==> pepper: inputs <==
## clk_ctrl
module clk_ctrl
(
	input				wire				clk_i					,
	input				wire				rstn_i				,	
	input				wire	[15:0]	freq						,
	output			reg				dds1_o					,
	output			reg				dds_o						
);
reg	[31:0]	cnt;
wire	[63:0]	add;
assign add =freq*32'd4294967295/16'd30000;
always@(posedge clk_i or negedge rstn_i)
	if(rstn_i ==1'b0)
		cnt <=32'd0;
	else
		cnt <=cnt +add; 
always@(posedge clk_i or negedge rstn_i)
	if(rstn_i ==1'b0)
		dds_o <=1'b0;
	else if(cnt >=32'd2147483648)
		dds_o <=1'b1;
	else
		dds_o <=1'b0;		
reg	[31:0]	cnt1;
wire	[63:0]	add1;
assign add1 =(freq/8'd36)*32'd4294967295/16'd3000;
always@(posedge clk_i or negedge rstn_i)
	if(rstn_i ==1'b0)
		cnt1 <=32'd0;
	else
		cnt1 <=cnt1 +add1; 
always@(posedge clk_i or negedge rstn_i)
	if(rstn_i ==1'b0)
		dds1_o <=1'b0;
	else if(cnt1 >=32'd2147483648)
		dds1_o <=1'b1;
	else
		dds1_o <=1'b0;		
endmodule
clock: 38.5 ns
lec_check: 0
abc_area: 1
cap_margin: 20
core_aspect_ratio: 1.22
core_margin: 2
core_utilization: 71
cts_cluster_size: 100
place_density: 0.4
slew_margin: 20
tns_end_percent: 10
run.sh (not shown) runs the stock make flow with config.mk's settings and CLKGATE_MAP_FILE=.
==> xenon (differences from pepper) <==
Settings changed: ABC_AREA 1 to unset, CORE_ASPECT_RATIO 1.22 to unset, CORE_UTILIZATION 71 to 63, CTS_CLUSTER_SIZE 100 to 98, PLACE_DENSITY 0.4 to unset, TNS_END_PERCENT 10 to 15.
==> flow/constraint.sdc (replaced) <==
create_clock -name core_clock -period 70.0 [get_ports {clk_i}]
set_input_delay 14.0000 -clock core_clock [delete_from_list [all_inputs] [get_ports {clk_i}]]
set_output_delay 14.0000 -clock core_clock [all_outputs]
set_load 0.01 [all_outputs]
==> willow (differences from pepper) <==
Settings changed: ABC_AREA 1 to unset, CORE_ASPECT_RATIO 1.22 to unset, CORE_UTILIZATION 71 to 40, CTS_CLUSTER_DIAMETER set to 393, CTS_CLUSTER_SIZE 100 to 98, GPL_TIMING_DRIVEN set to 0, PLACE_DENSITY 0.4 to unset, TNS_END_PERCENT 10 to unset.
==> flow/constraint.sdc (replaced) <==
create_clock -name core_clock -period 70.0 [get_ports {clk_i}]
set_input_delay 14.0000 -clock core_clock [delete_from_list [all_inputs] [get_ports {clk_i}]]
set_output_delay 14.0000 -clock core_clock [all_outputs]
set_load 0.01 [all_outputs]
==> results <==
| metric | xenon | willow | pepper |
|---|---|---|---|
| Result of the run | complete, no violations | complete, no violations | aborted with a tool error |
| Failing step | - | - | detailed placement (3_5_place_dp) |
| Met2 wire len | 73.9 mm | 78.9 mm | - |
| Cells resized by post-CTS repair | 34 | 229 | - |
| Post-synthesis cell count | 7093 | 7093 | 7835 |
| Average cell area after synthesis | 7.86 um2 | 7.86 um2 | 6.56 um2 |
| Number of antenna violations at the first check in global routing | 3 | 2 | - |
| Final weighted congestion in routability-driven placement | 0.980 | 0.961 | 1.06 |
| Insertion delay to the later sink of the worst-skew pair | 380 ps | 400 ps | - |
| Arr. time, crit path | 68080 ps | 68570 ps | - |
| Post-synth mux share | 0.0354 | 0.0354 | 0.000414 |
| Type of element capturing the critical path | flip-flop | flip-flop | - |
| Peak per-stage delay on the critical path | 570 ps | 570 ps | - |
| Netlist area before placement | 55800 um2 | 55800 um2 | 51400 um2 |
| Post-route setup slack | 2190 ps | 1740 ps | - |


==> inputs of run a <==
Starting RTL as in the previous note.
clock: 67.6 ns
lec_check: 0
abc_area: 1
cap_margin: 20
cell_pad_in_sites_detail_placement: 0
core_aspect_ratio: 0.93
core_margin: 2
core_utilization: 72
cts_cluster_diameter: 341
cts_cluster_size: 95
gpl_routability_driven: 1
hold_slack_margin: 0.29
max_routing_layer: met4
place_density: 0.36
setup_slack_margin: 5.0
slew_margin: 20
tns_end_percent: 55
==> run b: changes against run a <==
Settings changed: ABC_AREA 1 to unset, CELL_PAD_IN_SITES_DETAIL_PLACEMENT 0 to unset, CORE_ASPECT_RATIO 0.93 to 0.53, CORE_UTILIZATION 72 to 71, CTS_CLUSTER_DIAMETER 341 to unset, CTS_CLUSTER_SIZE 95 to unset, GPL_ROUTABILITY_DRIVEN 1 to unset, HOLD_SLACK_MARGIN 0.29 to unset, PLACE_DENSITY 0.36 to unset, SETUP_SLACK_MARGIN 5.0 to unset, TNS_END_PERCENT 55 to unset.
==> flow/constraint.sdc (replaced) <==
create_clock -name core_clock -period 62.4 [get_ports {clk_i}]
set_input_delay 12.4800 -clock core_clock [delete_from_list [all_inputs] [get_ports {clk_i}]]
set_output_delay 12.4800 -clock core_clock [all_outputs]
set_load 0.01 [all_outputs]
==> comparison <==
- Run b never finished: it broke off in global routing. Run a passed the timing, DRC and antenna checks.
- In run b the synthesized cell count is lower than in run a, by 9.5%.
- In run b the area after synthesis is higher than in run a, by 8.5%.
- Die size: run a is smaller than run b (9.1%).


==> build 33: inputs <==
clk_ctrl again, from the RTL that the note above started with.
==> flow/config.mk <==
export PLATFORM = sky130hd
export DESIGN_NAME = clk_ctrl
export DESIGN_NICKNAME = clk_ctrl
export VERILOG_FILES = /design/flow/design.v
export SDC_FILE = /design/flow/constraint.sdc
export NUM_CORES = 4
export LEC_CHECK = 0
export ABC_AREA = 1
export CAP_MARGIN = 20
export CORE_ASPECT_RATIO = 0.5
export CORE_MARGIN = 2
export CORE_UTILIZATION = 72
export CTS_CLUSTER_DIAMETER = 375
export CTS_CLUSTER_SIZE = 97
export SLEW_MARGIN = 20
export TNS_END_PERCENT = 100
==> flow/constraint.sdc <==
create_clock -name core_clock -period 16.8 [get_ports {clk_i}]
set_input_delay 3.3600 -clock core_clock [delete_from_list [all_inputs] [get_ports {clk_i}]]
set_output_delay 3.3600 -clock core_clock [all_outputs]
set_load 0.01 [all_outputs]
==> trial 79 (differences from build 33) <==
==> flow/config.mk (replaced) <==
export PLATFORM = sky130hd
export DESIGN_NAME = clk_ctrl
export DESIGN_NICKNAME = clk_ctrl
export VERILOG_FILES = /design/flow/design.v
export SDC_FILE = /design/flow/constraint.sdc
export NUM_CORES = 4
export LEC_CHECK = 0
export CAP_MARGIN = 20
export CORE_MARGIN = 2
export CORE_UTILIZATION = 71
export SLEW_MARGIN = 20
==> flow/constraint.sdc (replaced) <==
create_clock -name core_clock -period 84.3 [get_ports {clk_i}]
set_input_delay 16.8600 -clock core_clock [delete_from_list [all_inputs] [get_ports {clk_i}]]
set_output_delay 16.8600 -clock core_clock [all_outputs]
set_load 0.01 [all_outputs]
==> trial 30 (differences from build 33) <==
==> flow/config.mk (replaced) <==
export PLATFORM = sky130hd
export DESIGN_NAME = clk_ctrl
export DESIGN_NICKNAME = clk_ctrl
export VERILOG_FILES = /design/flow/design.v
export SDC_FILE = /design/flow/constraint.sdc
export NUM_CORES = 4
export LEC_CHECK = 0
export CAP_MARGIN = 40
export CORE_MARGIN = 2
export CORE_UTILIZATION = 72
export MAX_ROUTING_LAYER = met4
export SETUP_SLACK_MARGIN = -1.88
export SLEW_MARGIN = 20
==> flow/constraint.sdc (replaced) <==
create_clock -name core_clock -period 64.9 [get_ports {clk_i}]
set_input_delay 12.9800 -clock core_clock [delete_from_list [all_inputs] [get_ports {clk_i}]]
set_output_delay 12.9800 -clock core_clock [all_outputs]
set_load 0.01 [all_outputs]
==> Slide: Implementation Results <==
Physical Implementation Snapshot

Yosys
  • Compound Share, Synth: 35.07%
  • XOR/XNOR Area Share: 10.17%
  • Synth Seq Share: 2.961%
  • Count leader, synth: inv_1
  • YS chip area: 0.05578 sq mm
  • Cell Type Count: 223
  • Mapped Area: 0.05578 sq mm
  • Top cells by count, synth: inv_1 (539), nand2_1 (525), nor2_1 (516)
  • Nets at Floorplan: 7766

Floorplan
  • Core box area: 0.07759 sq mm
  • DIE HEIGHT: 284.3 um
  • Die area: 0.08082 sq mm

Run status
  • Status: complete, no violations
(the above is from trial 79)
==> Slide: Implementation Results <==
Flow Results at a Glance

Run status
  • Failed at: detailed placement
  • Err: [ERROR DPL-0033] detailed placement checks failed during check placement.
  • Status: stopped before the end

Yosys
  • Count leader, synth: nand2_1
  • Cell Type Count: 84
  • XOR/XNOR Area Share: 5.446%
  • Synth Seq Share: 3.214%

Floorplan
  • DIE HEIGHT: 192.9 um
(the above is from build 33)
==> Slide: Implementation Results <==
Physical Implementation Snapshot

Run status
  • Status: complete, but fails checks
  • Fail Reasons: negative setup slack

Floorplan
  • Die area: 0.07972 sq mm
  • Core box area: 0.07708 sq mm
  • DIE HEIGHT: 282.3 um

Yosys
  • XOR/XNOR Area Share: 10.17%
  • Compound Share, Synth: 35.07%
  • YS chip area: 0.05578 sq mm
  • Top cells by count, synth: inv_1 (539), nand2_1 (525), nor2_1 (516)
  • Synth Seq Share: 2.961%
  • Nets at Floorplan: 7766
  • Count leader, synth: inv_1
  • Mapped Area: 0.05578 sq mm

Timing
  • Final WS setup: -1.738 ns
  • Final setup fails: 13
(the above is from trial 30)
